==> inputs of job 4922 <==
==> flow/design.v (excerpt) <==
module mult_top(
	input 							clk, 
	input							rst_n,
	input							pipe_flush,
	input 			[32-1:0] 	mcand,
	input 			[32-1:0] 	mplier,
	input 			[4:0]	 		func,
	output logic 	[32-1:0] 	result
);
Settings: LEC_CHECK=0, ABC_AREA=1, CAP_MARGIN=30, CELL_PAD_IN_SITES_DETAIL_PLACEMENT=2, CELL_PAD_IN_SITES_GLOBAL_PLACEMENT=0, CORE_MARGIN=2, CORE_UTILIZATION=42, CTS_CLUSTER_DIAMETER=260, GPL_ROUTABILITY_DRIVEN=0, GPL_TIMING_DRIVEN=1, MAX_ROUTING_LAYER=met4, PLACE_DENSITY_LB_ADDON=0.21, SETUP_SLACK_MARGIN=2.29, SLEW_MARGIN=20, TNS_END_PERCENT=35; clock period 18.0 ns.
run.sh (not shown) runs the stock make flow with config.mk's settings and CLKGATE_MAP_FILE=.
==> job 6390 (differences from job 4922) <==
Settings changed: ABC_AREA 1 to unset, CAP_MARGIN 30 to 25, CELL_PAD_IN_SITES_DETAIL_PLACEMENT 2 to unset, CELL_PAD_IN_SITES_GLOBAL_PLACEMENT 0 to unset, CORE_UTILIZATION 42 to 72, CTS_CLUSTER_DIAMETER 260 to unset, CTS_CLUSTER_SIZE set to 37, GPL_ROUTABILITY_DRIVEN 0 to unset, GPL_TIMING_DRIVEN 1 to unset, PLACE_DENSITY set to 0.66, PLACE_DENSITY_LB_ADDON 0.21 to unset, SETUP_SLACK_MARGIN 2.29 to 2.55, TNS_END_PERCENT 35 to unset.
==> flow/constraint.sdc (replaced) <==
create_clock -name core_clock -period 8.84 [get_ports {clk}]
set_input_delay 1.7680 -clock core_clock [delete_from_list [all_inputs] [get_ports {clk}]]
set_output_delay 1.7680 -clock core_clock [all_outputs]
set_load 0.01 [all_outputs]
==> job 8029 (differences from job 4922) <==
Settings changed: ABC_AREA 1 to unset, CAP_MARGIN 30 to 20, CELL_PAD_IN_SITES_DETAIL_PLACEMENT 2 to unset, CELL_PAD_IN_SITES_GLOBAL_PLACEMENT 0 to unset, CORE_ASPECT_RATIO set to 0.89, CORE_UTILIZATION 42 to 40, CTS_CLUSTER_DIAMETER 260 to unset, GPL_ROUTABILITY_DRIVEN 0 to unset, GPL_TIMING_DRIVEN 1 to unset, PLACE_DENSITY_LB_ADDON 0.21 to 0.29, SETUP_SLACK_MARGIN 2.29 to unset, TNS_END_PERCENT 35 to unset.
==> flow/constraint.sdc (replaced) <==
create_clock -name core_clock -period 13.0 [get_ports {clk}]
set_input_delay 2.6000 -clock core_clock [delete_from_list [all_inputs] [get_ports {clk}]]
set_output_delay 2.6000 -clock core_clock [all_outputs]
set_load 0.01 [all_outputs]
==> qor summary <==
quantity	job 6390	job 8029	job 4922
Status	stopped before the end	complete, no violations	stopped before the end
Stage where the flow stopped	global routing	-	global routing
Post-cts sizing count	706	0	0
Core Region	0.104 sq mm	0.187 sq mm	0.186 sq mm
Post-Synth Adder-Cell Area	63.7%	63.7%	61.0%
Number of buffers inserted during clock tree synthesis	20	22	25
Weighted congestion reported at the end of routability-driven placement	1.01	0.936	-
Yosys synthesis chip area	0.0752 sq mm	0.0752 sq mm	0.0785 sq mm
Area of the mapped netlist	0.0752 sq mm	0.0752 sq mm	0.0785 sq mm
FP Core Util	72.6%	40.2%	42.3%
Fraction of synthesized cell area in xor and xnor cells	1.54%	1.54%	0.737%
Post-Place Worst Slack	-1.20 ns	0.665 ns	4.60 ns
Cell count listed in synth_stat.txt	7586	7586	9151
Distinct lib cells used	76	76	46
DP HPWL	200000 microns	185000 microns	352000 microns

* * *

==> v37 <==
==> flow/design.v <==
`timescale 1ns/100ps
module mult(
	input 			clk,				
	input 			rst_n,				
	input 			pipe_flush,				
	input 	[63:0] 	a,				
	input 	[63:0] 	b,				
	output 	[63:0] 	result				
);
	wire [63:0] result_tmp;
	reg [63:0] pipe_reg_0;
	reg [63:0] pipe_reg_1;
	assign result_tmp = a*b;
	assign result = pipe_reg_1;
	always@(posedge clk or negedge rst_n) begin
		if(~rst_n) begin
			pipe_reg_0 <= 0;
			pipe_reg_1 <= 0;
		end
		else if(pipe_flush) begin
			pipe_reg_0 <= 0;
			pipe_reg_1 <= 0;
		end
		else begin
			pipe_reg_0 <= result_tmp;
			pipe_reg_1 <= pipe_reg_0;
		end
	end
endmodule  
`timescale 1ns/100ps
module mult_top(
	input 							clk, 
	input							rst_n,
	input							pipe_flush,
	input 			[32-1:0] 	mcand,
	input 			[32-1:0] 	mplier,
	input 			[4:0]	 		func,
	output logic 	[32-1:0] 	result
);
	localparam [4:0] ALU_ADD    = 5'h00;
	localparam [4:0] ALU_MUL    = 5'h0a;
	localparam [4:0] ALU_MULH   = 5'h0b;
	localparam [4:0] ALU_MULHSU = 5'h0c;
	localparam [4:0] ALU_MULHU  = 5'h0d;
	logic [32-1:0] mcand_in, mplier_in;
    logic signed [32-1:0] signed_mcand_in, signed_mplier_in;
    logic [2*32-1:0] product_out;
	logic signed [2*32-1:0] signed_product_out;
	logic [4:0] func_d0;
	logic [4:0] func_d1;
	assign mcand_in = mcand;
    assign mplier_in = mplier;
    assign signed_mcand_in = mcand;
    assign signed_mplier_in = mplier;
	always@(posedge clk or negedge rst_n) begin 
		if(~rst_n)begin 
			func_d0 <= ALU_ADD;
			func_d1 <= ALU_ADD;
		end
		else if(pipe_flush)begin
			func_d0 <= ALU_ADD;
			func_d1 <= ALU_ADD;
		end
		else begin
			func_d0 <= func;
			func_d1 <= func_d0;
		end
	end
    always_comb begin
        case(func_d1)
            ALU_MUL:	begin
            	result = signed_product_out[32-1:0];
            end    
            ALU_MULH:	begin
            	result = signed_product_out[2*32-1:32];
            end   
            ALU_MULHSU:	begin
            	result = product_out[2*32-1:32];
            end
            ALU_MULHU:	begin
            	result = product_out[2*32-1:32];
            end  
            default:	begin
            	result = 32'hfacebeec;   
            end    
        endcase
    end
	mult u_mult_signed(
		.clk(clk),
		.rst_n(rst_n),
		.pipe_flush(pipe_flush),
		.a({{32{signed_mcand_in[31]}},signed_mcand_in}),
		.b({{32{signed_mplier_in[31]}},signed_mplier_in}),
		.result(signed_product_out)
	);
	mult u_mult_unsigned(
		.clk(clk),
		.rst_n(rst_n),
		.pipe_flush(pipe_flush),
		.a({{32{mcand_in[31] & (func == ALU_MULHSU)}},mcand_in}),
		.b({32'b0,mplier_in}),
		.result(product_out)
	);
endmodule
==> flow/run.sh <==
#!/bin/bash
# the make line also repeats each setting of config.mk as NAME=value (left out here)
make -C /OpenROAD-flow-scripts/flow DESIGN_CONFIG=/design/flow/config.mk WORK_HOME=/design/flow/orfs CLKGATE_MAP_FILE= finish
==> flow/config.mk <==
export PLATFORM = sky130hd
export DESIGN_NAME = mult_top
export DESIGN_NICKNAME = mult_top
export VERILOG_FILES = /design/flow/design.v
export SDC_FILE = /design/flow/constraint.sdc
export NUM_CORES = 4
export LEC_CHECK = 0
export CAP_MARGIN = 25
export CORE_MARGIN = 2
export CORE_UTILIZATION = 72
export CTS_CLUSTER_SIZE = 37
export MAX_ROUTING_LAYER = met4
export PLACE_DENSITY = 0.66
export SETUP_SLACK_MARGIN = -0.69
export SLEW_MARGIN = 20
==> flow/constraint.sdc <==
create_clock -name core_clock -period 8.84 [get_ports {clk}]
set_input_delay 1.7680 -clock core_clock [delete_from_list [all_inputs] [get_ports {clk}]]
set_output_delay 1.7680 -clock core_clock [all_outputs]
set_load 0.01 [all_outputs]
==> v18: changes against v37 <==
Settings changed: CAP_MARGIN 25 to 20, CTS_CLUSTER_SIZE 37 to not set, PLACE_DENSITY 0.66 to not set, PLACE_DENSITY_LB_ADDON set to 0.01, SETUP_SLACK_MARGIN -0.69 to not set.
==> comparison <==
- v18 ended with an error in global routing. v37 completed, yet does not pass: setup timing.
- In synthesized cell count, v37 and v18 do not differ.
- In die size, v37 and v18 do not differ.
- Area after synthesis is the same in v37 and v18.
